File: flow/run.sh
#!/bin/bash
# the make line also repeats each setting of config.mk as NAME=value (left out here)
make -C /OpenROAD-flow-scripts/flow DESIGN_CONFIG=/design/flow/config.mk WORK_HOME=/design/flow/orfs CLKGATE_MAP_FILE= finish
File: flow/config.mk
export PLATFORM = sky130hd
export DESIGN_NAME = pointwise_layer_stream
export DESIGN_NICKNAME = pointwise_layer_stream
export VERILOG_FILES = /design/flow/design.v
export SDC_FILE = /design/flow/constraint.sdc
export NUM_CORES = 4
export LEC_CHECK = 0
export ABC_AREA = 0
export CAP_MARGIN = 20
export CORE_ASPECT_RATIO = 0.8
export CORE_MARGIN = 4
export CORE_UTILIZATION = 72
export CTS_CLUSTER_DIAMETER = 96
export CTS_CLUSTER_SIZE = 22
export GPL_ROUTABILITY_DRIVEN = 0
export GPL_TIMING_DRIVEN = 1
export PLACE_DENSITY = 0.65
export SETUP_SLACK_MARGIN = 1.2
export SLEW_MARGIN = 20
export TNS_END_PERCENT = 75
File: flow/constraint.sdc
create_clock -name core_clock -period 4.09 [get_ports {clk}]
set_input_delay 0.8180 -clock core_clock [delete_from_list [all_inputs] [get_ports {clk}]]
set_output_delay 0.8180 -clock core_clock [all_outputs]
set_load 0.01 [all_outputs]
File: flow/design.v
module pointwise_weight_regs #(
    parameter DATA_W   = 8,
    parameter CIN      = 32,
    parameter COUT     = 64,
    parameter PAR_CIN  = 8,
    parameter PAR_COUT = 8
)(
    input  wire clk,
    input  wire reset,
    input  wire                         wr_en,
    input  wire [$clog2(COUT*CIN)-1:0]  wr_addr,
    input  wire signed [DATA_W-1:0]     wr_data,
    input  wire [$clog2((COUT+PAR_COUT-1)/PAR_COUT)-1:0] cout_blk_idx,
    input  wire [$clog2((CIN +PAR_CIN -1)/PAR_CIN )-1:0] cin_blk_idx,
    output reg  signed [PAR_COUT*PAR_CIN*DATA_W-1:0] weight_vec
);
    localparam NUM_CIN_BLKS  = (CIN  + PAR_CIN  - 1) / PAR_CIN;
    localparam NUM_COUT_BLKS = (COUT + PAR_COUT - 1) / PAR_COUT;
    localparam BLOCK_W       = PAR_COUT * PAR_CIN * DATA_W;
    localparam TOTAL_BLOCKS  = NUM_CIN_BLKS * NUM_COUT_BLKS;
    localparam TOTAL_WEIGHTS = COUT * CIN;
    (* ram_style = "block" *)
    reg signed [BLOCK_W-1:0] weight_mem [0:TOTAL_BLOCKS-1];
    wire [$clog2(COUT)-1:0] wr_cout;
    wire [$clog2(CIN)-1:0]  wr_cin;
    assign wr_cout = wr_addr / CIN;
    assign wr_cin  = wr_addr % CIN;
    wire [$clog2(NUM_COUT_BLKS)-1:0] wr_cout_blk;
    wire [$clog2(NUM_CIN_BLKS)-1:0]  wr_cin_blk;
    assign wr_cout_blk = wr_cout / PAR_COUT;
    assign wr_cin_blk  = wr_cin  / PAR_CIN;
    wire [$clog2(TOTAL_BLOCKS)-1:0] blk_idx;
    assign blk_idx = wr_cout_blk * NUM_CIN_BLKS + wr_cin_blk;
    wire [$clog2(PAR_COUT)-1:0] off_cout;
    wire [$clog2(PAR_CIN)-1:0]  off_cin;
    assign off_cout = wr_cout % PAR_COUT;
    assign off_cin  = wr_cin  % PAR_CIN;
    wire [$clog2(PAR_COUT*PAR_CIN)-1:0] elem_idx;
    assign elem_idx = off_cout * PAR_CIN + off_cin;
    wire [$clog2(BLOCK_W)-1:0] bit_idx;
    assign bit_idx = elem_idx * DATA_W;
    always @(posedge clk) begin
        if (wr_en && (wr_addr < TOTAL_WEIGHTS)) begin
            weight_mem[blk_idx][bit_idx +: DATA_W] <= wr_data;
        end
    end
    always @(posedge clk) begin
        weight_vec <=
            weight_mem[cout_blk_idx * NUM_CIN_BLKS + cin_blk_idx];
    end
endmodule
module pointwise_mac_datapath #(
    parameter DATA_W   = 8,
    parameter ACC_W    = 64,
    parameter PAR_CIN  = 8,    
    parameter PAR_COUT = 8
)(
    input  wire                               clk,
    input  wire                               reset,
    input  wire                               acc_clear,
    input  wire                               acc_enable,
    input  wire signed [PAR_CIN*DATA_W-1:0]   feature_vec,
    input  wire signed [PAR_COUT*PAR_CIN*DATA_W-1:0] weight_vec,
    output wire signed [PAR_COUT*ACC_W-1:0]   acc_out
);
    initial begin
        if (PAR_CIN & (PAR_CIN - 1))
            $error("PAR_CIN must be power of 2.");
    end
    localparam PROD_W   = 2 * DATA_W;
    localparam TREE_LVL = $clog2(PAR_CIN);
    localparam SUM_W    = PROD_W + TREE_LVL;
    localparam LATENCY  = 2 + TREE_LVL;  
    integer g, i;
    reg signed [PAR_CIN*DATA_W-1:0]            feature_vec_r;
    reg signed [PAR_COUT*PAR_CIN*DATA_W-1:0]   weight_vec_r;
    always @(posedge clk) begin
        feature_vec_r <= feature_vec;
        weight_vec_r  <= weight_vec;
    end
    (* use_dsp = "yes" *)
    reg signed [PROD_W-1:0] mult [0:PAR_COUT-1][0:PAR_CIN-1];
    always @(posedge clk) begin
        for (g = 0; g < PAR_COUT; g = g + 1) begin
            for (i = 0; i < PAR_CIN; i = i + 1) begin
                mult[g][i] <=
                    $signed(feature_vec_r[i*DATA_W +: DATA_W]) *
                    $signed(weight_vec_r[(g*PAR_CIN+i)*DATA_W +: DATA_W]);
            end
        end
    end
    reg signed [SUM_W-1:0] tree_lvl 
        [0:PAR_COUT-1][0:TREE_LVL-1][0:PAR_CIN/2-1];
    always @(posedge clk) begin
        for (g = 0; g < PAR_COUT; g = g + 1) begin
            for (i = 0; i < PAR_CIN/2; i = i + 1) begin
                tree_lvl[g][0][i] <=
                    {{(SUM_W-PROD_W){mult[g][2*i][PROD_W-1]}}, mult[g][2*i]} +
                    {{(SUM_W-PROD_W){mult[g][2*i+1][PROD_W-1]}}, mult[g][2*i+1]};
            end
        end
    end
    genvar lvl;
    generate
        for (lvl = 1; lvl < TREE_LVL; lvl = lvl + 1) begin : TREE_GEN
            integer idx;
            always @(posedge clk) begin
                for (g = 0; g < PAR_COUT; g = g + 1) begin
                    for (idx = 0; idx < (PAR_CIN >> (lvl+1)); idx = idx + 1) begin
                        tree_lvl[g][lvl][idx] <=
                            tree_lvl[g][lvl-1][2*idx] +
                            tree_lvl[g][lvl-1][2*idx+1];
                    end
                end
            end
        end
    endgenerate
    wire signed [SUM_W-1:0] cycle_sum [0:PAR_COUT-1];
    genvar gi;
    generate
        for (gi = 0; gi < PAR_COUT; gi = gi + 1) begin : SUM_OUT
            assign cycle_sum[gi] = tree_lvl[gi][TREE_LVL-1][0];
        end
    endgenerate
    reg [LATENCY-1:0] acc_enable_pipe;
    reg [LATENCY-1:0] acc_clear_pipe;
    always @(posedge clk) begin
        if (reset) begin
            acc_enable_pipe <= 0;
            acc_clear_pipe  <= 0;
        end
        else begin
            acc_enable_pipe <= {acc_enable_pipe[LATENCY-2:0], acc_enable};
            acc_clear_pipe  <= {acc_clear_pipe[LATENCY-2:0],  acc_clear};
        end
    end
    wire acc_enable_aligned = acc_enable_pipe[LATENCY-1];
    wire acc_clear_aligned  = acc_clear_pipe[LATENCY-1];
    (* use_dsp = "yes" *)
    reg signed [ACC_W-1:0] acc_reg [0:PAR_COUT-1];
    always @(posedge clk) begin
        if (reset) begin
            for (g = 0; g < PAR_COUT; g = g + 1)
                acc_reg[g] <= 0;
        end
        else if (acc_clear_aligned) begin
            for (g = 0; g < PAR_COUT; g = g + 1)
                acc_reg[g] <= 0;
        end
        else if (acc_enable_aligned) begin
            for (g = 0; g < PAR_COUT; g = g + 1)
                acc_reg[g] <= acc_reg[g] + cycle_sum[g];
        end
    end
    generate
        for (gi = 0; gi < PAR_COUT; gi = gi + 1) begin : OUT_PACK
            assign acc_out[gi*ACC_W +: ACC_W] = acc_reg[gi];
        end
    endgenerate
endmodule
module pointwise_conv1x1_fsm_axis #(
    parameter DATA_W   = 8,
    parameter ACC_W    = 64,
    parameter CIN      = 32,
    parameter COUT     = 64,
    parameter PAR_CIN  = 8,
    parameter PAR_COUT = 8,
    parameter MAC_LATENCY = 5
)(
    input  wire clk,
    input  wire reset,
    input  wire s_axis_tvalid,
    output wire s_axis_tready,
    output wire m_axis_tvalid,
    input  wire m_axis_tready,
    input  wire signed [CIN*DATA_W-1:0] feature_vec,
    input  wire signed [PAR_COUT*ACC_W-1:0] acc_out,
    output reg  acc_clear,
    output reg  acc_enable,
    output reg signed [COUT*DATA_W-1:0] out_vec,
    output reg signed [CIN*DATA_W-1:0] feature_reg,
    output reg [$clog2((CIN+PAR_CIN-1)/PAR_CIN)-1:0]   cin_blk_idx,
    output reg [$clog2((COUT+PAR_COUT-1)/PAR_COUT)-1:0] cout_blk_idx,
    output reg o_intr
);
    localparam NUM_CIN_ITER  = (CIN  + PAR_CIN  - 1) / PAR_CIN;
    localparam NUM_COUT_ITER = (COUT + PAR_COUT - 1) / PAR_COUT;
    localparam IDLE      = 3'd0,
               LOAD      = 3'd1,
               ACCUM     = 3'd2,
               WAIT_PIPE = 3'd3,
               STORE     = 3'd4,
               DONE      = 3'd5;
    reg [2:0] state, next_state;
    reg [$clog2(NUM_CIN_ITER)-1:0]  cin_cnt;
    reg [$clog2(NUM_COUT_ITER)-1:0] cout_cnt;
    reg [$clog2(MAC_LATENCY)-1:0]   pipe_cnt;
    always @(posedge clk)
        if (reset)
            state <= IDLE;
        else
            state <= next_state;
    always @(*) begin
        next_state = state;
        case (state)
            IDLE:
                if (s_axis_tvalid)
                    next_state = LOAD;
            LOAD:
                next_state = ACCUM;
            ACCUM:
                if (cin_cnt == NUM_CIN_ITER-1)
                    next_state = WAIT_PIPE;
            WAIT_PIPE:
                if (pipe_cnt == MAC_LATENCY-1)
                    next_state = STORE;
            STORE:
                if (cout_cnt == NUM_COUT_ITER-1)
                    next_state = DONE;
                else
                    next_state = LOAD;
            DONE:
                if (m_axis_tready)
                    next_state = IDLE;
        endcase
    end
    function automatic signed [DATA_W-1:0] saturate;
        input signed [ACC_W-1:0] val;
        begin
            if (val > 127)
                saturate = 127;
            else if (val < -128)
                saturate = -128;
            else
                saturate = val[DATA_W-1:0];
        end
    endfunction
    integer g;
    always @(posedge clk) begin
        if (reset) begin
            cin_cnt      <= 0;
            cout_cnt     <= 0;
            pipe_cnt     <= 0;
            cin_blk_idx  <= 0;
            cout_blk_idx <= 0;
            acc_enable   <= 0;
            acc_clear    <= 0;
            out_vec      <= 0;
            feature_reg  <= 0;
            o_intr       <= 0;
        end
        else begin
            acc_enable <= 0;
            acc_clear  <= 0;
            o_intr     <= 0;
            if (state == ACCUM && next_state == WAIT_PIPE)
                pipe_cnt <= 0;
            else if (state == WAIT_PIPE)
                pipe_cnt <= pipe_cnt + 1;
            case (state)
                IDLE:
                begin
                    cin_cnt  <= 0;
                    cout_cnt <= 0;
                    if (s_axis_tvalid)
                        feature_reg <= feature_vec;   
                end
                LOAD:
                begin
                    cin_cnt      <= 0;
                    cin_blk_idx  <= 0;
                    cout_blk_idx <= cout_cnt;
                    acc_clear    <= 1;
                end
                ACCUM:
                begin
                    acc_enable  <= 1;
                    cin_blk_idx <= cin_cnt + 1;
                    if (cin_cnt != NUM_CIN_ITER-1)
                        cin_cnt <= cin_cnt + 1;
                end
                WAIT_PIPE:
                begin
                end
                STORE:
                begin
                    for (g = 0; g < PAR_COUT; g = g + 1)
                        if ((cout_cnt*PAR_COUT + g) < COUT)
                            out_vec[(cout_cnt*PAR_COUT + g)*DATA_W +: DATA_W]
                                <= saturate(acc_out[g*ACC_W +: ACC_W]);
                    if (cout_cnt != NUM_COUT_ITER-1)
                        cout_cnt <= cout_cnt + 1;
                end
                DONE:
                begin
                    o_intr <= 1;
                end
            endcase
        end
    end
    assign s_axis_tready = (state == IDLE);
    assign m_axis_tvalid = (state == DONE);
endmodule
module pointwise_layer_stream #(
    parameter DATA_W   = 8,
    parameter ACC_W    = 64,
    parameter CIN      = 16,
    parameter COUT     = 16,
    parameter PAR_CIN       = 8,
    parameter PAR_COUT       = 4
)(
    input  wire clk,
    input  wire reset,
    input  wire [CIN*DATA_W-1:0]  s_axis_tdata,
    input  wire                   s_axis_tvalid,
    output wire                   s_axis_tready,
    output wire [COUT*DATA_W-1:0] m_axis_tdata,
    output wire                   m_axis_tvalid,
    input  wire                   m_axis_tready,
    input  wire                         pw_wr_en,
    input  wire [$clog2(COUT*CIN)-1:0]  pw_wr_addr,
    input  wire signed [DATA_W-1:0]     pw_wr_data,
    output wire o_intr
);
    localparam NUM_CIN_ITER  = (CIN  + PAR_CIN  - 1) / PAR_CIN;
    localparam NUM_COUT_ITER = (COUT + PAR_COUT - 1) / PAR_COUT;
    localparam MAC_LATENCY = 3 + $clog2(PAR_CIN);
    wire                                  acc_clear;
    wire                                  acc_enable;
    wire signed [PAR_COUT*ACC_W-1:0]      acc_out;
    wire signed [CIN*DATA_W-1:0]          feature_full_reg;
    wire signed [PAR_CIN*DATA_W-1:0]      feature_slice;
    wire signed [PAR_COUT*PAR_CIN*DATA_W-1:0] weight_vec_block;
    wire [$clog2(NUM_CIN_ITER)-1:0]       cin_blk_idx;
    wire [$clog2(NUM_COUT_ITER)-1:0]      cout_blk_idx;
    wire signed [COUT*DATA_W-1:0]         fsm_out_vec;
    wire                                  fsm_m_axis_tvalid;
    pointwise_conv1x1_fsm_axis #(
        .DATA_W       (DATA_W),
        .ACC_W        (ACC_W),
        .CIN          (CIN),
        .COUT         (COUT),
        .PAR_CIN      (PAR_CIN),
        .PAR_COUT     (PAR_COUT),
        .MAC_LATENCY  (MAC_LATENCY)
    ) FSM (
        .clk            (clk),
        .reset          (reset),
        .s_axis_tvalid  (s_axis_tvalid),
        .s_axis_tready  (s_axis_tready),
        .m_axis_tvalid  (fsm_m_axis_tvalid),
        .m_axis_tready  (m_axis_tready),
        .feature_vec    (s_axis_tdata),       
        .acc_out        (acc_out),
        .acc_clear      (acc_clear),
        .acc_enable     (acc_enable),
        .out_vec        (fsm_out_vec),
        .feature_reg    (feature_full_reg),   
        .cin_blk_idx    (cin_blk_idx),
        .cout_blk_idx   (cout_blk_idx),
        .o_intr         (o_intr)
    );
    reg signed [PAR_CIN*DATA_W-1:0] feature_slice_r;
    always @(posedge clk)
        feature_slice_r <=
            feature_full_reg[
                cin_blk_idx * PAR_CIN * DATA_W +: PAR_CIN * DATA_W
            ];
    assign feature_slice = feature_slice_r;
    pointwise_weight_regs #(
        .DATA_W   (DATA_W),
        .CIN      (CIN),
        .COUT     (COUT),
        .PAR_CIN  (PAR_CIN),
        .PAR_COUT (PAR_COUT)
    ) PW_WREGS (
        .clk          (clk),
        .reset        (reset),
        .wr_en        (pw_wr_en),
        .wr_addr      (pw_wr_addr),
        .wr_data      (pw_wr_data),
        .cin_blk_idx  (cin_blk_idx),
        .cout_blk_idx (cout_blk_idx),
        .weight_vec   (weight_vec_block)
    );
    pointwise_mac_datapath #(
        .DATA_W   (DATA_W),
        .ACC_W    (ACC_W),
        .PAR_CIN  (PAR_CIN),
        .PAR_COUT (PAR_COUT)
    ) MAC_DP (
        .clk         (clk),
        .reset       (reset),
        .acc_clear   (acc_clear),
        .acc_enable  (acc_enable),
        .feature_vec (feature_slice),    
        .weight_vec  (weight_vec_block),
        .acc_out     (acc_out)
    );
    assign m_axis_tdata  = fsm_out_vec;
    assign m_axis_tvalid = fsm_m_axis_tvalid;
endmodule
==> results.rst, run 1 <==
Run summary
-----------

.. list-table::
   :header-rows: 1

   * - Metric
     - Value
   * - Hold Startpoint
     - s_axis_tdata[55]
   * - Portion of synthesized cell area occupied by the leading cell type
     - between 20% and 30%
   * - Overall power
     - around 0.16 W
   * - Share of synthesized cell area in and-or and or-and compound cells
     - around 7.0%
   * - Type of the tightest min-delay check
     - in -> reg
   * - Leading cell type by number of instances after synthesis
     - sky130_fd_sc_hd__inv_1
   * - Starting DRC count in detailed routing
     - ~19,000
   * - Xor/xnor cell area share of the yosys netlist
     - approximately 3.9%
   * - Number of input and output port buffers inserted
     - approximately 280
   * - Warning total across the stage logs
     - between 40 and 50
   * - Largest delay share family, worst path
     - adder cells
   * - Final period util
     - 110.9%
   * - Number of antenna violations at the first check in global routing
     - 129
   * - Routed WL per cell
     - roughly 24 um
   * - Clock power frac
     - between 15 and 20%
   * - Critical setup path kind
     - reg -> reg
   * - Clock sink total
     - between 4,000 and 5,000
   * - Via count of the first global-routing pass
     - about 170k
   * - Overall routed net length
     - slightly below 700,000 um
   * - Sequential element share of the synthesized area
     - 43.30%
   * - Instance count of the mapped netlist
     - approximately 21,000
   * - Number of max-capacitance violations reported
     - 0
   * - Worst Hold Endpoint
     - FSM.feature_reg[55]
   * - Predominant post-synthesis flop cell
     - sky130_fd_sc_hd__dfxtp_1
   * - Worst setup SP type
     - flop
   * - Worst-path clk slew
     - approximately 0.1 ns
   * - Internal Power
     - ~0.096 W
   * - Cell depth of the worst flop-to-flop path
     - 19
   * - Largest driver fanout on the critical path
     - 7
   * - Main power-consuming group
     - combinational logic
   * - Reported net switching power
     - around 0.063 W
   * - RSZ-0062 raised after global routing
     - yes
   * - Total buffers and inverters traversed by the critical path
     - 6
   * - Fraction of synthesized area in multiplexers
     - about 7%
   * - DRC violations left
     - 0
   * - Total number of vias
     - around 170k
   * - Critical path startpoint
     - MAC_DP.feature_vec_r[7]
   * - Overall Global Routing Usage
     - roughly 38%
   * - Worst-margin pin slew
     - 1.061 ns
   * - Pin count of the biggest net entering global routing
     - ~180
   * - Worst setup margin
     - -0.4457 ns
   * - Slowest library cell on the worst path
     - sky130_fd_sc_hd__fa_1
   * - Filler Cell Count
     - between 15,000 and 20,000
   * - Reported sequential group power
     - roughly 0.055 W
   * - Core outline area
     - 335,900 um2
   * - Most prevalent standard cell on the critical path
     - sky130_fd_sc_hd__fa_1
   * - Detailed placement HPWL
     - just under 500,000 um
   * - Clock tree from TritonCTS
     - yes
   * - Max clock buf depth
     - 4
   * - Post-synth regs
     - 4,243
   * - Die Y-Extent
     - 528.1 um
   * - Synthesized area per cell
     - approximately 11 um2
   * - Total iterations of the first detailed-routing run
     - 8
   * - Post-synth EDFFs
     - between 2,000 and 2,500
   * - Distinct lib cells
     - approximately 98
   * - Count of cells along the worst hold path
     - 3
   * - Overall die area
     - between 300,000 and 400,000 um2
   * - Cells in synth_stat.txt
     - about 21,000
   * - Total overflow reported by the global router
     - 0
   * - Floorplan Nets
     - between 20,000 and 25,000
   * - Std-Cell Rows
     - around 190
   * - Peak supply drop
     - 798.9 uV
   * - Wire length of the first global-routing pass
     - approximately 1,000,000 um
   * - Register-to-register path setup slack
     - -0.45 ns
   * - Sequential fraction of design power
     - between 30% and 40%
   * - Final setup violation count
     - between 150 and 200
   * - Switching part of the total
     - a little under 40%
   * - Adder and majority gate portion of the synthesized area
     - a little under a quarter
   * - Comb area leader
     - adder cells
   * - Initial cell density of the core
     - between 70% and 80%
   * - Capture point of the critical path
     - MAC_DP.mult[16][13]
   * - Horizontal die dimension
     - 658.2 um
   * - Largest cells by area after synthesis
     - sky130_fd_sc_hd__edfxtp_1 (25%), sky130_fd_sc_hd__dfxtp_1 (18%), sky130_fd_sc_hd__fa_1 (15%), sky130_fd_sc_hd__ha_1 (8.5%), sky130_fd_sc_hd__mux4_2 (4.7%)
   * - Utilization of the core after routing
     - around 80%
   * - CTS Root Cell
     - sky130_fd_sc_hd__clkbuf_16
   * - Signal arrival time at the worst endpoint
     - 5.39 ns
   * - Simple-Gate Fraction of Synth Area
     - about a tenth
   * - Area growth from synthesis to layout
     - 13.76%
   * - Worst path max stage delay
     - ~0.54 ns
   * - Cell taking the most area after synthesis
     - sky130_fd_sc_hd__edfxtp_1
   * - Number of buffers inserted during clock tree synthesis
     - between 200 and 250
   * - Post-route antenna net violation count
     - 1
   * - Crit path depth
     - 19
   * - Number of warning messages in the yosys log
     - 7
   * - Outcome
     - failed layout checks
   * - Relative max-transition margin
     - between 20 and 30%
   * - Clock net power
     - 0.0250 W
   * - Combinational group share of total power
     - between 40 and 50%
   * - Deepest level of the CTS H-tree
     - 4
   * - Ports
     - 280
   * - Clock skew
     - 0.1360 ns
   * - Max-slew violation count
     - 0
   * - Total leakage power
     - 114.6 nW
   * - Failed Checks
     - antenna rules, setup timing
   * - Final hold viol count
     - 0
   * - Required time of the critical path
     - roughly 5.0 ns
   * - Worst flop-to-flop path startpoint
     - MAC_DP.feature_vec_r[7]
   * - Min Tclk post-route
     - approximately 4.5 ns
   * - Cell area after technology mapping
     - 243,500 um2
   * - Nets@finish
     - 26,660
   * - Pwr/cell area
     - about 570 nW/um2
   * - Synthesis area per yosys
     - about 240,000 um2
   * - Crit-path cells
     - and2_4, fa_1, inv_1, fa_1, inv_2, fa_1, inv_2, fa_1, inv_2, ha_4, inv_4, o21bai_1, a21oi_2, o21bai_1, a21oi_2, o21bai_1, a21oi_2, xnor2_1, buf_4
   * - Reg2reg end
     - MAC_DP.mult[16][13]
   * - Via count normalized by instance count
     - between 5 and 6
   * - Source-to-sink clock delay at the later pin of the worst-skew pair
     - 1.04 ns
   * - Combinational logic power
     - 0.0795 W
   * - Crit. End Element
     - flop
   * - Highest achievable clock rate
     - 0.2205 GHz
   * - Proportion of synthesized flip-flops having asynchronous set or reset
     - 0%
   * - Top cells by instance count after synthesis
     - sky130_fd_sc_hd__inv_1 (3,046), sky130_fd_sc_hd__dfxtp_1 (2,195), sky130_fd_sc_hd__edfxtp_1 (2,048)
[metal layers]
metal  wire, um  part of all wire, %  global-route usage, %  vias up
met4      29260                  4.3                  13.58       84
met2     284600                   42                  54.87     9152
met1     270100                   40                  55.67    81470
li1           -                    -                      -    74400
met5        561                0.083                      0        -
met3      89850                   13                  12.32     1535
[through the flow]
step / worst slack (ns) / instances / hold slack, ns / cell area (um2) / setup TNS, ns
2_1_floorplan: -0.07554 / 21310 / 0.3095 / 246000 / -1.131
3_3_place_gp: -0.2947 / 27080 / 0.3102 / 264800 / -22.89
3_5_place_dp: -0.4081 / 27080 / 0.3120 / 264800 / -34.04
4_1_cts: -0.2839 / 27640 / 0.2687 / 274600 / -23.43
5_1_grt: -0.5622 / 27740 / 0.3232 / 276800 / -67.42
6_report: -0.4457 / 27810 / 0.3171 / 277000 / -37.26
[final cells by class]
class                      count  area, um2  share of cell area, %
timing repair buffer        2219      19570                  7.064
tap                         4512       5645                  2.038
multi-input combinational  13330     127700                  46.11
antenna                       78      195.2                0.07046
clock buffer                 343       6125                  2.211
sequential                  4243     105800                  38.18
inverter                    3050      11490                  4.147
clock inverter                32      483.0                 0.1744
[what timing repair did]
action	CTS	global route
hold buffers	0	0
resized	371	320
endpoints found under the setup margin	756	1052
buffers inserted	176	77
pin swaps	223	267
cloned	11	13
==> run 2, diff against run 1 <==
Settings changed: ABC_AREA 0 to 1, CORE_ASPECT_RATIO 0.8 to default, CORE_MARGIN 4 to 2, CTS_CLUSTER_DIAMETER 96 to default, CTS_CLUSTER_SIZE 22 to default, GPL_ROUTABILITY_DRIVEN 0 to default, GPL_TIMING_DRIVEN 1 to default, PLACE_DENSITY 0.65 to 0.42, SETUP_SLACK_MARGIN 1.2 to -0.17, TNS_END_PERCENT 75 to default.
Clock period 4.09 ns to 4.49 ns, I/O delays scaled along.
==> results.rst, run 2 <==
Run summary
-----------

.. list-table::
   :header-rows: 1

   * - Metric
     - Value
   * - Post-synth EDFFs
     - 2,048
   * - Reported sequential group power
     - between 0.05 and 0.06 W
   * - Largest delay share family, worst path
     - adder cells
   * - Overall power
     - around 0.19 W
   * - Overall routed net length
     - 747,000 um
   * - Final hold viol count
     - 0
   * - Min Tclk post-route
     - 4.526 ns
   * - Type of the tightest min-delay check
     - in -> reg
   * - Main power-consuming group
     - combinational logic
   * - Max clock buf depth
     - 4
   * - Count of cells along the worst hold path
     - 2
   * - Sequential fraction of design power
     - between 20% and 30%
   * - Clock net power
     - roughly 0.037 W
   * - Overall die area
     - around 370,000 um2
   * - Predominant post-synthesis flop cell
     - sky130_fd_sc_hd__dfxtp_1
   * - Total overflow reported by the global router
     - 0
   * - Leading cell type by number of instances after synthesis
     - sky130_fd_sc_hd__inv_1
   * - Combinational group share of total power
     - 52.4%
   * - Horizontal die dimension
     - between 600 and 700 um
   * - Portion of synthesized cell area occupied by the leading cell type
     - 23.61%
   * - Instance count of the mapped netlist
     - ~30,000
   * - Floorplan Nets
     - around 33,000
   * - Fraction of synthesized area in multiplexers
     - 0%
   * - Cell taking the most area after synthesis
     - sky130_fd_sc_hd__edfxtp_1
   * - Cells in synth_stat.txt
     - approximately 30,000
   * - Crit path depth
     - 19
   * - RSZ-0062 raised after global routing
     - yes
   * - Adder and majority gate portion of the synthesized area
     - between 20% and 30%
   * - Worst-path clk slew
     - ~0.07 ns
   * - Ports
     - 280
   * - Number of buffers inserted during clock tree synthesis
     - approximately 420
   * - Wire length of the first global-routing pass
     - ~1,100,000 um
   * - Source-to-sink clock delay at the later pin of the worst-skew pair
     - about 1 ns
   * - Pwr/cell area
     - 655.2 nW/um2
   * - Required time of the critical path
     - roughly 5.3 ns
   * - Share of synthesized cell area in and-or and or-and compound cells
     - 9.146%
   * - Worst path max stage delay
     - roughly 0.54 ns
   * - Total Neg Setup Slack
     - -0.05034 ns
   * - Pin count of the biggest net entering global routing
     - roughly 160
   * - Worst flop-to-flop path startpoint
     - MAC_DP.feature_vec_r[12]
   * - Number of antenna violations at the first check in global routing
     - ~98
   * - Sequential element share of the synthesized area
     - approximately two fifths
   * - Nets@finish
     - about 34,000
   * - Std-Cell Rows
     - around 220
   * - Crit. End Element
     - flop
   * - Final weighted congestion of routability-driven global placement
     - roughly 1
   * - Largest cells by area after synthesis
     - sky130_fd_sc_hd__edfxtp_1 (24%), sky130_fd_sc_hd__dfxtp_1 (17%), sky130_fd_sc_hd__fa_1 (14%), sky130_fd_sc_hd__inv_1 (8.2%), sky130_fd_sc_hd__ha_1 (7.9%)
   * - Count of hold buffers inserted by post-cts repair
     - 0
   * - Proportion of synthesized flip-flops having asynchronous set or reset
     - 0%
   * - Number of warning messages in the yosys log
     - 7
   * - Critical path startpoint
     - MAC_DP.feature_vec_r[12]
   * - Reported net switching power
     - about 0.082 W
   * - Internal Power
     - about 0.11 W
   * - Register-to-register path setup slack
     - -0.04 ns
   * - Clock skew
     - 0.09834 ns
   * - Capture point of the critical path
     - MAC_DP.mult[25][12]
   * - Max-slew violation count
     - 0
   * - Cell depth of the worst flop-to-flop path
     - 19
   * - Top cells by instance count after synthesis
     - sky130_fd_sc_hd__inv_1 (5,724), sky130_fd_sc_hd__nand2_1 (5,233), sky130_fd_sc_hd__nor2_1 (3,550)
   * - Post-route antenna net violation count
     - 0
   * - Final std cells w/o fill
     - 35,530
   * - Failed Checks
     - setup timing
   * - Worst Hold Endpoint
     - MAC_DP.acc_enable_pipe[4]
   * - Critical setup path kind
     - reg -> reg
   * - Simple-Gate Fraction of Synth Area
     - ~15%
   * - Xor/xnor cell area share of the yosys netlist
     - about 3.5%
   * - Area growth from synthesis to layout
     - 10.14%
   * - Combinational logic power
     - 0.0985 W
   * - Number of max-capacitance violations reported
     - 0
   * - Reg2reg end
     - MAC_DP.mult[25][12]
   * - Total leakage power
     - between 100 and 150 nW
   * - Final setup violation count
     - 2
   * - Starting DRC count in detailed routing
     - 24,700
   * - Deepest level of the CTS H-tree
     - 5
   * - Routed WL per cell
     - 21.02 um
   * - Worst setup SP type
     - flop
   * - Synthesized area per cell
     - roughly 8.7 um2
   * - Relative max-transition margin
     - 12.01%
   * - Total iterations of the first detailed-routing run
     - 7
   * - Post-route standard cell area excluding fillers
     - about 290,000 um2
   * - Signal arrival time at the worst endpoint
     - around 5.4 ns
   * - Most prevalent standard cell on the critical path
     - sky130_fd_sc_hd__inv_1
   * - Clock sink total
     - 4,243
   * - Crit-path cells
     - buf_12, nand2_1, inv_1, fa_1, inv_1, fa_1, inv_1, fa_1, inv_1, fa_1, inv_1, ha_1, a21oi_1, nor2_1, nor4_2, nor2_1, o21ai_0, nand2_1, xor2_1
   * - Utilization of the core after routing
     - roughly four fifths
   * - Worst setup margin
     - -0.03602 ns
   * - Cell area after technology mapping
     - 260,500 um2
   * - Overall Global Routing Usage
     - 40.28%
   * - Combinational gate area
     - around 130,000 um2
   * - Clock power frac
     - between 10% and 20%
   * - Initial cell density of the core
     - roughly 72%
   * - Filler Cell Count
     - approximately 23,000
   * - Detailed placement HPWL
     - between 500,000 and 600,000 um
   * - Highest achievable clock rate
     - approximately 0.22 GHz
   * - Synthesis area per yosys
     - 260,500 um2
   * - Warning total across the stage logs
     - around 74
   * - Outcome
     - failed layout checks
   * - Core outline area
     - between 300,000 and 400,000 um2
   * - Slowest library cell on the worst path
     - sky130_fd_sc_hd__fa_1
   * - Worst-margin pin slew
     - roughly 1.3 ns
   * - Post-synth regs
     - 4,243
   * - DRC violations left
     - 0
   * - Die Y-Extent
     - approximately 600 um
   * - Switching part of the total
     - 43.88%
   * - Storage element area
     - 105,500 um2
   * - Largest driver fanout on the critical path
     - 32
   * - Distinct lib cells
     - 55
   * - Final period util
     - 100.8%
   * - Hold Startpoint
     - reset
   * - Via count of the first global-routing pass
     - between 200k and 250k
   * - CTS Root Cell
     - sky130_fd_sc_hd__clkbuf_16
   * - Total number of vias
     - around 210k
   * - Peak supply drop
     - between 400 and 500 uV
   * - Cells after DPL
     - between 30,000 and 40,000
   * - Clock tree from TritonCTS
     - yes
   * - Comb area leader
     - adder cells
   * - Via count normalized by instance count
     - ~5.8
   * - Number of input and output port buffers inserted
     - 279
   * - Total buffers and inverters traversed by the critical path
     - 6
   * - Post-placement cell area
     - approximately 270,000 um2
==> run 2: through the flow <==
| step | hold slack [ns] | worst slack, ns |
|---|---|---|
| 4_1_cts | 0.2006 | -0.1609 |
| 5_1_grt | 0.2482 | -0.2633 |
| 2_1_floorplan | 0.3096 | 0.2411 |
| 3_3_place_gp | 0.3103 | 0.1060 |
| 3_5_place_dp | 0.3121 | 0.0005973 |
| 6_report | 0.2556 | -0.03602 |
==> run 2: layout make-up <==
| cell class | instances | area share [%] |
|---|---|---|
| multi-input combinational | 18820 | 45.01 |
| sequential | 4243 | 36.76 |
| inverter | 5748 | 7.538 |
| clock buffer | 586 | 4.141 |
| timing repair buffer | 1114 | 3.493 |
| tap | 4773 | 2.082 |
| clock inverter | 205 | 0.9329 |
| antenna | 49 | 0.04274 |
==> run 2: routing by layer <==
layer / wire length [um] / track usage [%] / vias to the layer above / share of wire (%)
li1: - / - / 94960 / -
met1: 280200 / 52.13 / 97360 / 38
met2: 330900 / 62.48 / 11700 / 44
met3: 89450 / 10.41 / 2205 / 12
met4: 46030 / 21.64 / 64 / 6.2
met5: 447 / 0 / - / 0.060
==> run 2: what timing repair did <==
| action | 4_1_cts | 5_1_grt |
|---|---|---|
| resized | 0 | 27 |
| setup endpoints to repair | 0 | 24 |
| setup buffers | 0 | 1 |
==> run 3, diff against run 2 <==
Settings changed: ABC_AREA 1 to default, CTS_CLUSTER_SIZE from default to 36, PLACE_DENSITY 0.42 to 0.78, SETUP_SLACK_MARGIN -0.17 to default, TNS_END_PERCENT from default to 45.
Clock period 4.49 ns to 8.53 ns, I/O delays scaled along.
==> results.rst, run 3 <==
Run summary
-----------

.. list-table::
   :header-rows: 1

   * - Metric
     - Value
   * - Capture point of the critical path
     - MAC_DP.mult[27][14]
   * - Post-route standard cell area excluding fillers
     - around 270,000 um2
   * - Pin count of the biggest net entering global routing
     - roughly 170
   * - Worst setup SP type
     - flop
   * - RSZ-0062 raised after global routing
     - no
   * - Leading cell type by number of instances after synthesis
     - sky130_fd_sc_hd__inv_1
   * - Routed WL per cell
     - between 20 and 25 um
   * - Number of input and output port buffers inserted
     - between 200 and 300
   * - Largest driver fanout on the critical path
     - 17
   * - Count of hold buffers inserted by post-cts repair
     - 0
   * - Std-Cell Rows
     - roughly 210
   * - Reg2reg end
     - MAC_DP.mult[27][14]
   * - Worst-margin pin slew
     - ~1.2 ns
   * - Post-route antenna net violation count
     - 1
   * - Warning total across the stage logs
     - ~80
   * - Number of setup buffers added after CTS
     - 0
   * - Cell depth of the worst flop-to-flop path
     - 19
   * - Sequential element share of the synthesized area
     - a little over two fifths
   * - DRC violations left
     - 0
   * - Final std cells w/o fill
     - approximately 26,000
   * - Signal arrival time at the worst endpoint
     - ~6.2 ns
   * - Met2 routing resource usage after global routing
     - roughly 57%
   * - Worst flop-to-flop path startpoint
     - MAC_DP.feature_vec_r[26]
   * - Crit path depth
     - 19
   * - Post-placement cell area
     - around 250,000 um2
   * - Portion of synthesized cell area occupied by the leading cell type
     - around a quarter
   * - Critical setup path kind
     - reg -> reg
   * - Floorplan Nets
     - around 25,000
   * - Comb area leader
     - adder cells
   * - Met3 demand-to-capacity share in global routing
     - about a tenth
   * - Peak supply drop
     - about 240 uV
   * - Horizontal die dimension
     - just under 600 um
   * - Busiest layer in global routing
     - met2
   * - Register-to-register path setup slack
     - between 3 and 4 ns
   * - Final setup violation count
     - 0
   * - Predominant post-synthesis flop cell
     - sky130_fd_sc_hd__dfxtp_1
   * - Clock skew
     - roughly 0.073 ns
   * - Synthesized area per cell
     - between 10 and 15 um2
   * - Source-to-sink clock delay at the later pin of the worst-skew pair
     - 1.02 ns
   * - Total leakage power
     - about 110 nW
   * - Number of buffers inserted during clock tree synthesis
     - about 420
   * - Slowest library cell on the worst path
     - sky130_fd_sc_hd__dfxtp_1
   * - Combinational group share of total power
     - 40.9%
   * - Cell taking the most area after synthesis
     - sky130_fd_sc_hd__edfxtp_1
   * - Total number of vias
     - ~160k
   * - Min Tclk post-route
     - 5.244 ns
   * - Initial cell density of the core
     - between 70% and 80%
   * - Clock tree from TritonCTS
     - yes
   * - Simple-Gate Fraction of Synth Area
     - 10.02%
   * - Deepest level of the CTS H-tree
     - 5
   * - Starting DRC count in detailed routing
     - 15,470
   * - Main power-consuming group
     - combinational logic
   * - Top cells by instance count after synthesis
     - sky130_fd_sc_hd__inv_1 (3,046), sky130_fd_sc_hd__dfxtp_1 (2,195), sky130_fd_sc_hd__edfxtp_1 (2,048)
   * - Worst Hold Endpoint
     - MAC_DP.weight_vec_r[132]
   * - Number of max-capacitance violations reported
     - 0
   * - Core outline area
     - ~340,000 um2
   * - Clock sink total
     - approximately 4,200
   * - Final hold viol count
     - 0
   * - Synthesis area per yosys
     - between 200,000 and 250,000 um2
   * - Overall Global Routing Usage
     - ~37%
   * - Proportion of synthesized flip-flops having asynchronous set or reset
     - 0%
   * - Die Y-Extent
     - 585.5 um
   * - Cells after DPL
     - about 26,000
   * - Final period util
     - about three fifths
   * - Final weighted congestion of routability-driven global placement
     - between 0.9 and 1
   * - Via count of the first global-routing pass
     - approximately 160k
   * - Internal Power
     - 0.04858 W
   * - Crit. End Element
     - flop
   * - Hold Startpoint
     - PW_WREGS.weight_vec[132]
   * - Total iterations of the first detailed-routing run
     - 8
   * - Combinational logic power
     - 0.0318 W
   * - Overall routed net length
     - around 630,000 um
   * - Post-synth EDFFs
     - 2,048
   * - Required time of the critical path
     - ~9.5 ns
   * - Number of antenna violations at the first check in global routing
     - just under 90
   * - Wire length of the first global-routing pass
     - between 900,000 and 1,000,000 um
   * - Sequential fraction of design power
     - roughly a third
   * - Total buffers and inverters traversed by the critical path
     - 5
   * - Nets@finish
     - 25,070
   * - Worst setup slack after placement
     - between 2 and 3 ns
   * - Number of warning messages in the yosys log
     - 7
   * - Fraction of synthesized area in multiplexers
     - under 10%
   * - Reported net switching power
     - a little under 0.03 W
   * - Filler Cell Count
     - 20,500
   * - Switching part of the total
     - 37.57%
   * - Count of cells along the worst hold path
     - 0
   * - Share of synthesized cell area in and-or and or-and compound cells
     - approximately 7%
   * - Post-synth regs
     - ~4,200
   * - Distinct lib cells
     - a little under 100
   * - Instance count of the mapped netlist
     - roughly 21,000
   * - Type of the tightest min-delay check
     - reg -> reg
   * - Max-slew violation count
     - 0
   * - Relative max-transition margin
     - approximately 16%
   * - Pwr/cell area
     - between 200 and 300 nW/um2
   * - Adder and majority gate portion of the synthesized area
     - between 20% and 30%
   * - Largest cells by area after synthesis
     - sky130_fd_sc_hd__edfxtp_1 (25%), sky130_fd_sc_hd__dfxtp_1 (18%), sky130_fd_sc_hd__fa_1 (15%), sky130_fd_sc_hd__ha_1 (8.5%), sky130_fd_sc_hd__mux4_2 (4.7%)
   * - Total overflow reported by the global router
     - 0
   * - Detailed placement HPWL
     - around 450,000 um
   * - Outcome
     - failed layout checks
   * - Failed Checks
     - antenna rules
   * - Max clock buf depth
     - 4
   * - Ports
     - ~280
   * - Cell resize tally after clock tree synthesis
     - 0
   * - Xor/xnor cell area share of the yosys netlist
     - under 10%
   * - Total Neg Setup Slack
     - 0 ns
   * - Critical path startpoint
     - MAC_DP.feature_vec_r[26]
   * - Worst setup margin
     - ~3.3 ns
   * - Cells in synth_stat.txt
     - about 21,000
   * - Highest achievable clock rate
     - ~0.19 GHz
   * - Overall die area
     - 342,800 um2
   * - Cell area after technology mapping
     - ~240,000 um2
   * - Worst-path clk slew
     - 0.07 ns
   * - Reported sequential group power
     - between 0.02 and 0.03 W
   * - Worst path max stage delay
     - around 0.75 ns
   * - Clock power frac
     - between 20 and 30%
   * - Crit-path cells
     - buf_4, nand2_1, fa_1, fa_1, inv_1, fa_1, inv_1, fa_1, inv_1, ha_1, inv_1, o21bai_1, a21o_1, a21o_1, a21oi_1, o21bai_1, a21o_1, a21oi_1, xnor2_1
   * - Via count normalized by instance count
     - ~6
   * - Largest delay share family, worst path
     - adder cells
   * - Clock net power
     - approximately 0.02 W
   * - Area growth from synthesis to layout
     - 9.063%
   * - Met1 track utilization from global routing
     - 50.11%
   * - CTS Root Cell
     - sky130_fd_sc_hd__clkbuf_16
## run 3: stage by stage
stage               hold slack (ns)  util [%]  total power, W
floorplan                    0.3096         -         0.04849
global placement             0.3099     74.48         0.05675
detailed placement           0.3121     74.48         0.05753
CTS                          0.3116     78.86         0.07742
global route                 0.3132     78.88         0.08223
finish                       0.3064     78.90         0.07781
## run 3: area by class of cell
cell class                      instances  area (um2)  area share (%)
Multi-Input combinational cell      13330      124100           46.73
Sequential cell                      4243      105500           39.71
Clock buffer                          554       11910           4.484
Inverter                             3050       11450           4.311
Tap cell                             4515        5649           2.127
Timing Repair Buffer                  432        4066           1.531
Clock inverter                        239        2843           1.070
Antenna cell                           30       75.07         0.02827
## run 3: routing by layer
layer  routed length [um]  up-vias
li1                     -    71380
met1               245700    78450
met2               281800     7805
met3                70010     1555
met4                30910       48
met5                  348        -
==> run 4, diff against run 3 <==
Settings changed: ABC_AREA from default to 1, CORE_ASPECT_RATIO from default to 0.8, CORE_MARGIN 2 to 4, CTS_CLUSTER_DIAMETER from default to 96, CTS_CLUSTER_SIZE 36 to 22, GPL_ROUTABILITY_DRIVEN from default to 0, GPL_TIMING_DRIVEN from default to 1, PLACE_DENSITY 0.78 to 0.65, SETUP_SLACK_MARGIN from default to -0.11, TNS_END_PERCENT 45 to 75.
Clock period 8.53 ns to 2.98 ns, I/O delays scaled along.
==> results.rst, run 4 <==
Run summary
-----------

.. list-table::
   :header-rows: 1

   * - Metric
     - Value
   * - Crit path depth
     - 17
   * - Capture point of the critical path
     - MAC_DP.mult[12][13]
   * - Overall routed net length
     - about 800,000 um
   * - Adder and majority gate portion of the synthesized area
     - between 20% and 30%
   * - Number of warning messages in the yosys log
     - 7
   * - Total leakage power
     - about 140 nW
   * - Type of the tightest min-delay check
     - in -> reg
   * - Detailed placement HPWL
     - about 600,000 um
   * - Via count normalized by instance count
     - 5.854
   * - Peak supply drop
     - roughly 1200 uV
   * - Crit-path cells
     - buf_12, buf_16, buf_6, nand2_2, fa_2, inv_2, fa_1, fa_1, inv_2, fa_1, inv_2, ha_4, a21oi_4, o21ai_4, a21oi_4, o31ai_2, xor2_1
   * - Top cells by instance count after synthesis
     - sky130_fd_sc_hd__inv_1 (5,724), sky130_fd_sc_hd__nand2_1 (5,233), sky130_fd_sc_hd__nor2_1 (3,550)
   * - Internal Power
     - ~0.18 W
   * - Predominant post-synthesis flop cell
     - sky130_fd_sc_hd__dfxtp_1
   * - Critical path startpoint
     - MAC_DP.feature_vec_r[38]
   * - Number of antenna violations at the first check in global routing
     - between 90 and 100
   * - Area growth from synthesis to layout
     - 16.23%
   * - Failed Checks
     - setup timing
   * - Overall Global Routing Usage
     - 41.53%
   * - Largest delay share family, worst path
     - adder cells
   * - Worst-margin pin slew
     - around 1.2 ns
   * - DRC violations left
     - 0
   * - Slowest library cell on the worst path
     - sky130_fd_sc_hd__fa_1
   * - Combinational group share of total power
     - 64.8%
   * - Number of max-capacitance violations reported
     - 0
   * - Worst setup margin
     - -1.304 ns
   * - Largest cells by area after synthesis
     - sky130_fd_sc_hd__edfxtp_1 (24%), sky130_fd_sc_hd__dfxtp_1 (17%), sky130_fd_sc_hd__fa_1 (14%), sky130_fd_sc_hd__inv_1 (8.2%), sky130_fd_sc_hd__ha_1 (7.9%)
   * - Cell depth of the worst flop-to-flop path
     - 17
   * - Sequential fraction of design power
     - about a quarter
   * - Count of cells along the worst hold path
     - 3
   * - Register-to-register path setup slack
     - -1.30 ns
   * - Total iterations of the first detailed-routing run
     - 10
   * - Cell taking the most area after synthesis
     - sky130_fd_sc_hd__edfxtp_1
   * - Instance count of the mapped netlist
     - approximately 30,000
   * - Initial cell density of the core
     - 72.33%
   * - Min Tclk post-route
     - 4.284 ns
   * - Reported sequential group power
     - roughly 0.079 W
   * - Std-Cell Rows
     - 197
   * - Starting DRC count in detailed routing
     - between 20,000 and 30,000
   * - Worst setup SP type
     - flop
   * - Pwr/cell area
     - approximately 1100 nW/um2
   * - Crit. End Element
     - flop
   * - Sequential element share of the synthesized area
     - between 40 and 50%
   * - Portion of synthesized cell area occupied by the leading cell type
     - a little under a quarter
   * - Post-placement cell area
     - about 290,000 um2
   * - Total Neg Setup Slack
     - -335.11 ns
   * - Worst Hold Endpoint
     - FSM.feature_reg[46]
   * - Synthesis area per yosys
     - about 260,000 um2
   * - Final period util
     - 143.8%
   * - CTS Root Cell
     - sky130_fd_sc_hd__clkbuf_16
   * - Floorplan Nets
     - around 33,000
   * - Main power-consuming group
     - combinational logic
   * - Total overflow reported by the global router
     - 0
   * - Proportion of synthesized flip-flops having asynchronous set or reset
     - 0%
   * - Comb area leader
     - adder cells
   * - Xor/xnor cell area share of the yosys netlist
     - under 10%
   * - Wire length of the first global-routing pass
     - 1,193,000 um
   * - Post-route standard cell area excluding fillers
     - a little over 300,000 um2
   * - Share of synthesized cell area in and-or and or-and compound cells
     - under 10%
   * - Clock power frac
     - a little over a tenth
   * - Routed WL per cell
     - between 20 and 25 um
   * - Hold Startpoint
     - s_axis_tdata[46]
   * - RSZ-0062 raised after global routing
     - yes
   * - Fraction of synthesized area in multiplexers
     - 0%
   * - Deepest level of the CTS H-tree
     - 4
   * - Core outline area
     - 360,100 um2
   * - Relative max-transition margin
     - around 22%
   * - Total buffers and inverters traversed by the critical path
     - 6
   * - Max-slew violation count
     - 0
   * - Post-synth EDFFs
     - roughly 2,000
   * - Number of buffers inserted during clock tree synthesis
     - 228
   * - Final hold viol count
     - 0
   * - Nets@finish
     - approximately 36,000
   * - Worst path max stage delay
     - 0.54 ns
   * - Warning total across the stage logs
     - between 50 and 60
   * - Number of input and output port buffers inserted
     - 279
   * - Final setup violation count
     - between 300 and 400
   * - Worst flop-to-flop path startpoint
     - MAC_DP.feature_vec_r[38]
   * - Total number of vias
     - between 200k and 250k
   * - Cell area after technology mapping
     - ~260,000 um2
   * - Clock tree from TritonCTS
     - yes
   * - Largest driver fanout on the critical path
     - 5
   * - Filler Cell Count
     - 20,870
   * - Post-route antenna net violation count
     - 0
   * - Switching part of the total
     - 45.35%
   * - Synthesized area per cell
     - 8.710 um2
   * - Clock skew
     - approximately 0.11 ns
   * - Reported net switching power
     - approximately 0.15 W
   * - Reg2reg end
     - MAC_DP.mult[12][13]
   * - Critical setup path kind
     - reg -> reg
   * - Max clock buf depth
     - 4
   * - Via count of the first global-routing pass
     - roughly 210k
   * - Outcome
     - failed layout checks
   * - Combinational logic power
     - around 0.21 W
   * - Overall die area
     - between 300,000 and 400,000 um2
   * - Ports
     - 280
   * - Signal arrival time at the worst endpoint
     - between 5 and 6 ns
   * - Clock sink total
     - around 4,200
   * - Highest achievable clock rate
     - 0.2334 GHz
   * - Horizontal die dimension
     - around 680 um
   * - Die Y-Extent
     - 546.0 um
   * - Required time of the critical path
     - around 3.9 ns
   * - Cells in synth_stat.txt
     - 29,910
   * - Leading cell type by number of instances after synthesis
     - sky130_fd_sc_hd__inv_1
   * - Source-to-sink clock delay at the later pin of the worst-skew pair
     - between 1 and 1.5 ns
   * - Distinct lib cells
     - 55
   * - Pin count of the biggest net entering global routing
     - ~140
   * - Post-synth regs
     - 4,243
   * - Clock net power
     - ~0.035 W
   * - Worst-path clk slew
     - roughly 0.090 ns
   * - Simple-Gate Fraction of Synth Area
     - between 10% and 20%
[run 4: cell type report]
type	count	area, um2	share of cell area [%]
clock inverter	38	553.0	0.1827
clock buffer	344	6182	2.042
multi-input combinational	18820	136300	45.02
antenna	49	122.6	0.04050
inverter	5748	21650	7.153
tap	4776	5976	1.974
timing repair buffer	3065	26190	8.650
sequential	4243	105800	34.94
[run 4: metrics by stage]
| step | setup slack (ns) | total power [W] | hold slack (ns) | std cells | utilization, % |
|---|---|---|---|---|---|
| 6_report | -1.304 | 0.3228 | 0.1888 | 37080 | 84.07 |
| 5_1_grt | -1.431 | 0.3421 | 0.2016 | 37040 | 84.04 |
| 4_1_cts | -1.257 | 0.3070 | 0.1410 | 36940 | 83.26 |
| 3_3_place_gp | -1.334 | 0.2594 | 0.3102 | 36440 | 80.62 |
| 2_1_floorplan | -0.9651 | 0.1957 | 0.3095 | 29910 | - |
| 3_5_place_dp | -1.433 | 0.2663 | 0.3120 | 36440 | 80.62 |
[run 4: what timing repair did]
item	CTS	global route
setup endpoints to repair	355	356
hold buffers	1	0
setup buffers	130	95
cloned	3	3
hold endpoints to repair	4	0
gates resized	495	551
pin swaps	239	346
[run 4: layer usage]
metal | up-vias | routed length [um] | global-route usage (%)
met1 | 102300 | 301600 | 57.71
met2 | 14050 | 334000 | 59.54
met4 | 70 | 42950 | 17.90
li1 | 98240 | - | -
met3 | 2383 | 119500 | 14.08
met5 | - | 461 | 0
==> run 5, diff against run 4 <==
Settings changed: ABC_AREA 1 to default, CORE_ASPECT_RATIO 0.8 to default, CORE_MARGIN 4 to 2, CTS_CLUSTER_SIZE 22 to 14, GPL_ROUTABILITY_DRIVEN 0 to default, GPL_TIMING_DRIVEN 1 to default, PLACE_DENSITY 0.65 to 0.38, SETUP_SLACK_MARGIN -0.11 to 1.27, TNS_END_PERCENT 75 to default.
Clock period 2.98 ns to 4.49 ns, I/O delays scaled along.
==> results.rst, run 5 <==
Run summary
-----------

.. list-table::
   :header-rows: 1

   * - Metric
     - Value
   * - Largest cells by area after synthesis
     - sky130_fd_sc_hd__edfxtp_1 (25%), sky130_fd_sc_hd__dfxtp_1 (18%), sky130_fd_sc_hd__fa_1 (15%), sky130_fd_sc_hd__ha_1 (8.5%), sky130_fd_sc_hd__mux4_2 (4.7%)
   * - Total iterations of the first detailed-routing run
     - 7
   * - Instance count of the mapped netlist
     - 21,310
   * - Hold Startpoint
     - feature_slice_r[3]
   * - Pwr/cell area
     - approximately 540 nW/um2
   * - Wire length of the first global-routing pass
     - just under 1,000,000 um
   * - Pin count of the biggest net entering global routing
     - 120
   * - CTS Root Cell
     - sky130_fd_sc_hd__clkbuf_16
   * - Internal Power
     - roughly 0.09 W
   * - Combinational gate area
     - roughly 130,000 um2
   * - Crit path depth
     - 20
   * - Max clock buf depth
     - 4
   * - Peak supply drop
     - about 410 uV
   * - RSZ-0062 raised after global routing
     - yes
   * - Distinct lib cells
     - ~98
   * - Combinational group share of total power
     - between 40% and 50%
   * - Reported net switching power
     - 0.05674 W
   * - Core outline area
     - between 300,000 and 400,000 um2
   * - Post-route antenna net violation count
     - 0
   * - Worst flop-to-flop path startpoint
     - MAC_DP.feature_vec_r[7]
   * - Crit. End Element
     - flop
   * - Number of buffers inserted during clock tree synthesis
     - between 300 and 400
   * - Initial cell density of the core
     - between 70% and 80%
   * - Worst-margin pin slew
     - about 1.3 ns
   * - Combinational logic power
     - ~0.066 W
   * - Share of synthesized cell area in and-or and or-and compound cells
     - around 7.0%
   * - Die Y-Extent
     - between 500 and 600 um
   * - Leading cell type by number of instances after synthesis
     - sky130_fd_sc_hd__inv_1
   * - Worst setup slack after placement
     - -0.1367 ns
   * - Number of warning messages in the yosys log
     - 7
   * - Clock net power
     - slightly below 0.03 W
   * - Number of antenna violations at the first check in global routing
     - ~120
   * - Post-route standard cell area excluding fillers
     - approximately 270,000 um2
   * - Failed Checks
     - setup timing
   * - Signal arrival time at the worst endpoint
     - about 5.4 ns
   * - Overall Global Routing Usage
     - 38.37%
   * - Largest delay share family, worst path
     - adder cells
   * - Post-synth regs
     - about 4,200
   * - Largest driver fanout on the critical path
     - 8
   * - Source-to-sink clock delay at the later pin of the worst-skew pair
     - a little over 1 ns
   * - Clock power frac
     - around a fifth
   * - Deepest level of the CTS H-tree
     - 5
   * - Post-placement cell area
     - 256,500 um2
   * - Number of max-capacitance violations reported
     - 0
   * - Horizontal die dimension
     - 585.5 um
   * - Max-slew violation count
     - 0
   * - Warning total across the stage logs
     - approximately 50
   * - Worst setup SP type
     - flop
   * - Overall die area
     - ~340,000 um2
   * - Storage element area
     - around 110,000 um2
   * - Total leakage power
     - between 100 and 150 nW
   * - Final weighted congestion of routability-driven global placement
     - 0.9690
   * - Cell taking the most area after synthesis
     - sky130_fd_sc_hd__edfxtp_1
   * - Area growth from synthesis to layout
     - 11.48%
   * - Adder and majority gate portion of the synthesized area
     - a little under a quarter
   * - DRC violations left
     - 0
   * - Overall routed net length
     - roughly 670,000 um
   * - Total number of vias
     - 163,300
   * - Type of the tightest min-delay check
     - reg -> reg
   * - Sequential element share of the synthesized area
     - between 40 and 50%
   * - Comb area leader
     - adder cells
   * - Critical setup path kind
     - reg -> reg
   * - Final period util
     - 100.5%
   * - Worst path max stage delay
     - between 0.5 and 0.6 ns
   * - Most prevalent standard cell on the critical path
     - sky130_fd_sc_hd__fa_1
   * - Final hold viol count
     - 0
   * - Synthesized area per cell
     - about 11 um2
   * - Total overflow reported by the global router
     - 0
   * - Std-Cell Rows
     - approximately 210
   * - Sequential fraction of design power
     - between 30% and 40%
   * - Worst Hold Endpoint
     - MAC_DP.feature_vec_r[3]
   * - Number of input and output port buffers inserted
     - ~280
   * - Switching part of the total
     - between 30% and 40%
   * - Clock tree from TritonCTS
     - yes
   * - Main power-consuming group
     - combinational logic
   * - Count of hold buffers inserted by post-cts repair
     - 0
   * - Simple-Gate Fraction of Synth Area
     - between 10% and 20%
   * - Cells in synth_stat.txt
     - roughly 21,000
   * - Final std cells w/o fill
     - roughly 27,000
   * - Routed WL per cell
     - 24.67 um
   * - Post-synth EDFFs
     - between 2,000 and 2,500
   * - Slowest library cell on the worst path
     - sky130_fd_sc_hd__fa_1
   * - Capture point of the critical path
     - MAC_DP.mult[8][14]
   * - Reported sequential group power
     - about 0.05 W
   * - Count of cells along the worst hold path
     - 0
   * - Starting DRC count in detailed routing
     - about 17,000
   * - Cell area after technology mapping
     - 243,500 um2
   * - Crit-path cells
     - buf_4, and2_4, fa_1, inv_1, fa_1, inv_1, fa_1, inv_2, fa_1, inv_2, ha_4, inv_4, o21bai_1, a21o_1, a21o_1, a21oi_2, o21bai_1, a21o_1, a21oi_2, xnor2_1
   * - Portion of synthesized cell area occupied by the leading cell type
     - 25.26%
   * - Outcome
     - failed layout checks
   * - Clock skew
     - between 0.1 and 0.15 ns
   * - Synthesis area per yosys
     - ~240,000 um2
   * - Min Tclk post-route
     - between 4 and 5 ns
   * - Total buffers and inverters traversed by the critical path
     - 6
   * - Required time of the critical path
     - between 5 and 6 ns
   * - Filler Cell Count
     - approximately 20,000
   * - Via count of the first global-routing pass
     - 163,700
   * - Register-to-register path setup slack
     - -0.02 ns
   * - Proportion of synthesized flip-flops having asynchronous set or reset
     - 0%
   * - Fraction of synthesized area in multiplexers
     - under 10%
   * - Top cells by instance count after synthesis
     - sky130_fd_sc_hd__inv_1 (3,046), sky130_fd_sc_hd__dfxtp_1 (2,195), sky130_fd_sc_hd__edfxtp_1 (2,048)
   * - Xor/xnor cell area share of the yosys netlist
     - 3.863%
   * - Worst setup margin
     - -0.02346 ns
   * - Floorplan Nets
     - roughly 25,000
   * - Cell depth of the worst flop-to-flop path
     - 20
   * - Ports
     - 280
   * - Reg2reg end
     - MAC_DP.mult[8][14]
   * - Predominant post-synthesis flop cell
     - sky130_fd_sc_hd__dfxtp_1
   * - Relative max-transition margin
     - roughly an eighth
   * - Nets@finish
     - roughly 26,000
   * - Final setup violation count
     - 2
   * - Via count normalized by instance count
     - a little over 6
   * - Critical path startpoint
     - MAC_DP.feature_vec_r[7]
   * - Detailed placement HPWL
     - between 400,000 and 500,000 um
   * - Cells after DPL
     - 26,120
   * - Clock sink total
     - between 4,000 and 5,000
   * - Worst-path clk slew
     - 0.08 ns
   * - Highest achievable clock rate
     - between 0.2 and 0.25 GHz
## run 5: area by class of cell
class,count,share of cell area [%]
Sequential cell,4243,38.96
Tap cell,4515,2.081
Clock inverter,37,0.2259
Clock buffer,532,3.536
Antenna cell,53,0.04886
Inverter,3050,4.224
Timing Repair Buffer,1234,4.291
Multi-Input combinational cell,13330,46.63
## run 5: through the flow
step	power [W]	hold slack, ns	TNS, ns	utilization (%)
after floorplan	0.09304	0.3095	0	-
after global placement	0.1107	0.3097	0	76.20
after detailed placement	0.1123	0.3120	-0.4642	76.20
after CTS	0.1426	0.2584	0	79.91
after global routing	0.1535	0.2957	-3.137	80.61
final	0.1454	0.2866	-0.03325	80.64
## run 5: timing repair
action | 4_1_cts | 5_1_grt
cloned | 9 | 13
resized | 238 | 353
pin swaps | 204 | 311
setup buffers | 148 | 85
endpoints found under the setup margin | 524 | 671
## run 5: routing by layer
| metal | GRT usage [%] | vias to the layer above | wire length [um] |
|---|---|---|---|
| li1 | - | 72710 | - |
| met1 | 52.84 | 80260 | 259300 |
| met2 | 57.18 | 8477 | 292300 |
| met3 | 9.898 | 1757 | 75690 |
| met4 | 18.69 | 50 | 38290 |
| met5 | 0 | - | 336 |
==> run 6, diff against run 5 <==
Settings changed: ABC_AREA from default to 1, CORE_ASPECT_RATIO from default to 0.5, CTS_CLUSTER_DIAMETER 96 to 339, CTS_CLUSTER_SIZE 14 to 100, PLACE_DENSITY 0.38 to 0.39, SETUP_SLACK_MARGIN 1.27 to 1.05.
Clock period 4.49 ns to 3.53 ns, I/O delays scaled along.
==> results.rst, run 6 <==
Physical design figures
=======================

.. list-table::
   :header-rows: 1

   * - Metric
     - Value
   * - Clock sink total
     - between 4,000 and 5,000
   * - Final weighted congestion of routability-driven global placement
     - ~1.0
   * - Deepest level of the CTS H-tree
     - 2
   * - Xor/xnor cell area share of the yosys netlist
     - under 10%
   * - Cell area after technology mapping
     - roughly 260,000 um2
   * - Portion of synthesized cell area occupied by the leading cell type
     - a little under a quarter
   * - Proportion of synthesized flip-flops having asynchronous set or reset
     - 0%
   * - Number of warning messages in the yosys log
     - 7
   * - Core outline area
     - around 360,000 um2
   * - Post-synth regs
     - approximately 4,200
   * - Comb area leader
     - adder cells
   * - Number of buffers inserted during clock tree synthesis
     - about 48
   * - Post-placement cell area
     - roughly 290,000 um2
   * - Fraction of synthesized area in multiplexers
     - 0%
   * - Top cells by instance count after synthesis
     - sky130_fd_sc_hd__inv_1 (5,724), sky130_fd_sc_hd__nand2_1 (5,233), sky130_fd_sc_hd__nor2_1 (3,550)
   * - Post-synth EDFFs
     - roughly 2,000
   * - Floorplan Nets
     - 33,500
   * - Cell taking the most area after synthesis
     - sky130_fd_sc_hd__edfxtp_1
   * - Number of input and output port buffers inserted
     - 279
   * - Largest cells by area after synthesis
     - sky130_fd_sc_hd__edfxtp_1 (24%), sky130_fd_sc_hd__dfxtp_1 (17%), sky130_fd_sc_hd__fa_1 (14%), sky130_fd_sc_hd__inv_1 (8.2%), sky130_fd_sc_hd__ha_1 (7.9%)
   * - Distinct lib cells
     - roughly 55
   * - Instance count of the mapped netlist
     - between 20,000 and 30,000
   * - Detailed placement HPWL
     - 668,900 um
   * - Initial cell density of the core
     - between 70% and 80%
   * - Horizontal die dimension
     - 854.6 um
   * - Simple-Gate Fraction of Synth Area
     - around 15%
   * - Adder and majority gate portion of the synthesized area
     - around 22%
   * - Sequential element share of the synthesized area
     - just over 40%
   * - Ports
     - 280
   * - Predominant post-synthesis flop cell
     - sky130_fd_sc_hd__dfxtp_1
   * - Share of synthesized cell area in and-or and or-and compound cells
     - a little under a tenth
   * - Cells in synth_stat.txt
     - about 30,000
   * - Die Y-Extent
     - 429.3 um
   * - Outcome
     - did not finish
   * - Max clock buf depth
     - 3
   * - Overall die area
     - between 300,000 and 400,000 um2
   * - CTS Root Cell
     - sky130_fd_sc_hd__clkbuf_16
   * - Synthesis area per yosys
     - 260,500 um2
   * - Synthesized area per cell
     - 8.710 um2
   * - Failing step
     - 5_1_grt
   * - Std-Cell Rows
     - about 160
   * - Leading cell type by number of instances after synthesis
     - sky130_fd_sc_hd__inv_1
## run 6: per-stage QoR
step           utilization [%]  total power [W]  worst slack [ns]  setup TNS, ns  cells
2_1_floorplan                -           0.1650           -0.4151         -27.86  29910
3_3_place_gp             80.32           0.2190           -0.7181        -124.52  36380
3_5_place_dp             80.32           0.2260           -0.8809        -170.74  36380
4_1_cts                  81.79           0.2490           -0.7227        -133.45  36640
## run 6: what timing repair did
action | CTS
endpoints found under the setup margin | 1603
gates cloned | 2
hold endpoints to repair | 7
pin swaps | 324
buffers inserted | 181
hold buffers | 1
gates resized | 596
==> run 7, diff against run 6 <==
Settings changed: ABC_AREA 1 to default, CORE_ASPECT_RATIO 0.5 to default, CORE_UTILIZATION 72 to 45, CTS_CLUSTER_DIAMETER 339 to default, CTS_CLUSTER_SIZE 100 to default, PLACE_DENSITY 0.39 to default, SETUP_SLACK_MARGIN 1.05 to default.
Clock period 3.53 ns to 4.28 ns, I/O delays scaled along.
==> results.rst, run 7 <==
Run summary
-----------

.. list-table::
   :header-rows: 1

   * - Metric
     - Value
   * - Worst-margin pin slew
     - roughly 1.1 ns
   * - Worst path max stage delay
     - approximately 0.58 ns
   * - CTS Root Cell
     - sky130_fd_sc_hd__clkbuf_16
   * - Distinct lib cells
     - a little under 100
   * - Simple-Gate Fraction of Synth Area
     - ~10%
   * - Number of warning messages in the yosys log
     - 7
   * - Number of buffers inserted during clock tree synthesis
     - 448
   * - Initial cell density of the core
     - a little under half
   * - Comb area leader
     - adder cells
   * - Proportion of synthesized flip-flops having asynchronous set or reset
     - 0%
   * - Worst-path clk slew
     - approximately 0.06 ns
   * - Via count of the first global-routing pass
     - between 150k and 200k
   * - Failed Checks
     - setup timing
   * - Final setup violation count
     - 80
   * - Post-synth EDFFs
     - 2,048
   * - Wire length of the first global-routing pass
     - between 900,000 and 1,000,000 um
   * - Required time of the critical path
     - just over 5 ns
   * - Portion of synthesized cell area occupied by the leading cell type
     - 25.26%
   * - Final weighted congestion of routability-driven global placement
     - approximately 0.90
   * - Total buffers and inverters traversed by the critical path
     - 7
   * - Total overflow reported by the global router
     - 0
   * - Leading cell type by number of instances after synthesis
     - sky130_fd_sc_hd__inv_1
   * - Reported sequential group power
     - around 0.052 W
   * - Worst setup margin
     - -0.2821 ns
   * - Slowest library cell on the worst path
     - sky130_fd_sc_hd__fa_1
   * - Reg2reg end
     - MAC_DP.mult[1][13]
   * - Sequential element share of the synthesized area
     - a little over two fifths
   * - Uppermost layer routed
     - met5
   * - Detailed placement HPWL
     - between 500,000 and 600,000 um
   * - Capture point of the critical path
     - MAC_DP.mult[1][13]
   * - Deepest level of the CTS H-tree
     - 5
   * - Storage element area
     - 105,700 um2
   * - Clock sink total
     - ~4,200
   * - Routed length on met2
     - a little under 300,000 um
   * - Warning total across the stage logs
     - 38
   * - Overall power
     - between 0.15 and 0.2 W
   * - Predominant post-synthesis flop cell
     - sky130_fd_sc_hd__dfxtp_1
   * - Final std cells w/o fill
     - roughly 31,000
   * - Signal arrival time at the worst endpoint
     - between 5 and 6 ns
   * - Clock skew
     - ~0.11 ns
   * - Highest achievable clock rate
     - around 0.22 GHz
   * - Ports
     - approximately 280
   * - Outcome
     - failed layout checks
   * - Largest driver fanout on the critical path
     - 7
   * - Crit-path cells
     - buf_12, and2_4, fa_1, inv_1, fa_1, inv_2, fa_1, inv_2, fa_1, inv_2, ha_4, inv_2, o21bai_1, a21oi_2, o21bai_1, a21oi_2, o21bai_1, a21oi_2, buf_4, xnor2_2
   * - Largest cells by area after synthesis
     - sky130_fd_sc_hd__edfxtp_1 (25%), sky130_fd_sc_hd__dfxtp_1 (18%), sky130_fd_sc_hd__fa_1 (15%), sky130_fd_sc_hd__ha_1 (8.5%), sky130_fd_sc_hd__mux4_2 (4.7%)
   * - Share of synthesized cell area in and-or and or-and compound cells
     - ~7.0%
   * - Clock net power
     - approximately 0.040 W
   * - Min Tclk post-route
     - 4.562 ns
   * - Type of the tightest min-delay check
     - in -> reg
   * - Horizontal die dimension
     - around 740 um
   * - Fraction of synthesized area in multiplexers
     - 6.857%
   * - Total iterations of the first detailed-routing run
     - 6
   * - Synthesized area per cell
     - 11.43 um2
   * - Sequential fraction of design power
     - 31.1%
   * - Die Y-Extent
     - around 740 um
   * - Routed WL per cell
     - around 22 um
   * - Std-Cell Rows
     - around 270
   * - Pwr/cell area
     - roughly 580 nW/um2
   * - Pin count of the biggest net entering global routing
     - roughly 100
   * - Crit path depth
     - 20
   * - Critical path startpoint
     - MAC_DP.feature_vec_r[14]
   * - Main power-consuming group
     - combinational logic
   * - Overall routed net length
     - ~670,000 um
   * - Final hold viol count
     - 0
   * - Number of antenna violations at the first check in global routing
     - ~91
   * - Max clock buf depth
     - 4
   * - Area growth from synthesis to layout
     - 19.27%
   * - Met3 Routed Length
     - approximately 42,000 um
   * - Cells in synth_stat.txt
     - ~21,000
   * - Max-slew violation count
     - 0
[run 7: layout make-up]
cell class	count	area share (%)
antenna	34	0.02930
clock buffer	601	4.317
tap	7208	3.105
multi-input combinational	13330	44.40
sequential	4243	36.39
clock inverter	243	0.9935
inverter	3050	3.959
timing repair buffer	2244	6.810
[run 7: repair_timing]
item / in CTS / in global routing
endpoints found under the setup margin: 127 / 184
pin swaps: 573 / 648
buffers inserted: 225 / 121
resized: 713 / 737
cloned: 14 / 10
[run 7: per-stage QoR]
step | cell area, um2 | worst slack (ns) | hold slack (ns)
global placement | 266600 | -0.2812 | 0.3097
floorplan | 243800 | -0.02065 | 0.3095
global route | 290300 | -0.4376 | 0.1842
finish | 290400 | -0.2821 | 0.1870
CTS | 286400 | -0.2314 | 0.1039
detailed placement | 266600 | -0.2853 | 0.3121
[run 7: routing by layer]
metal	global-route usage (%)	up-vias
met5	0	-
met4	6.725	24
met3	3.278	863
met2	37.02	4602
met1	35.15	80300
li1	-	75140
Power figures rest on the tool's default switching activity, not on a simulated workload.
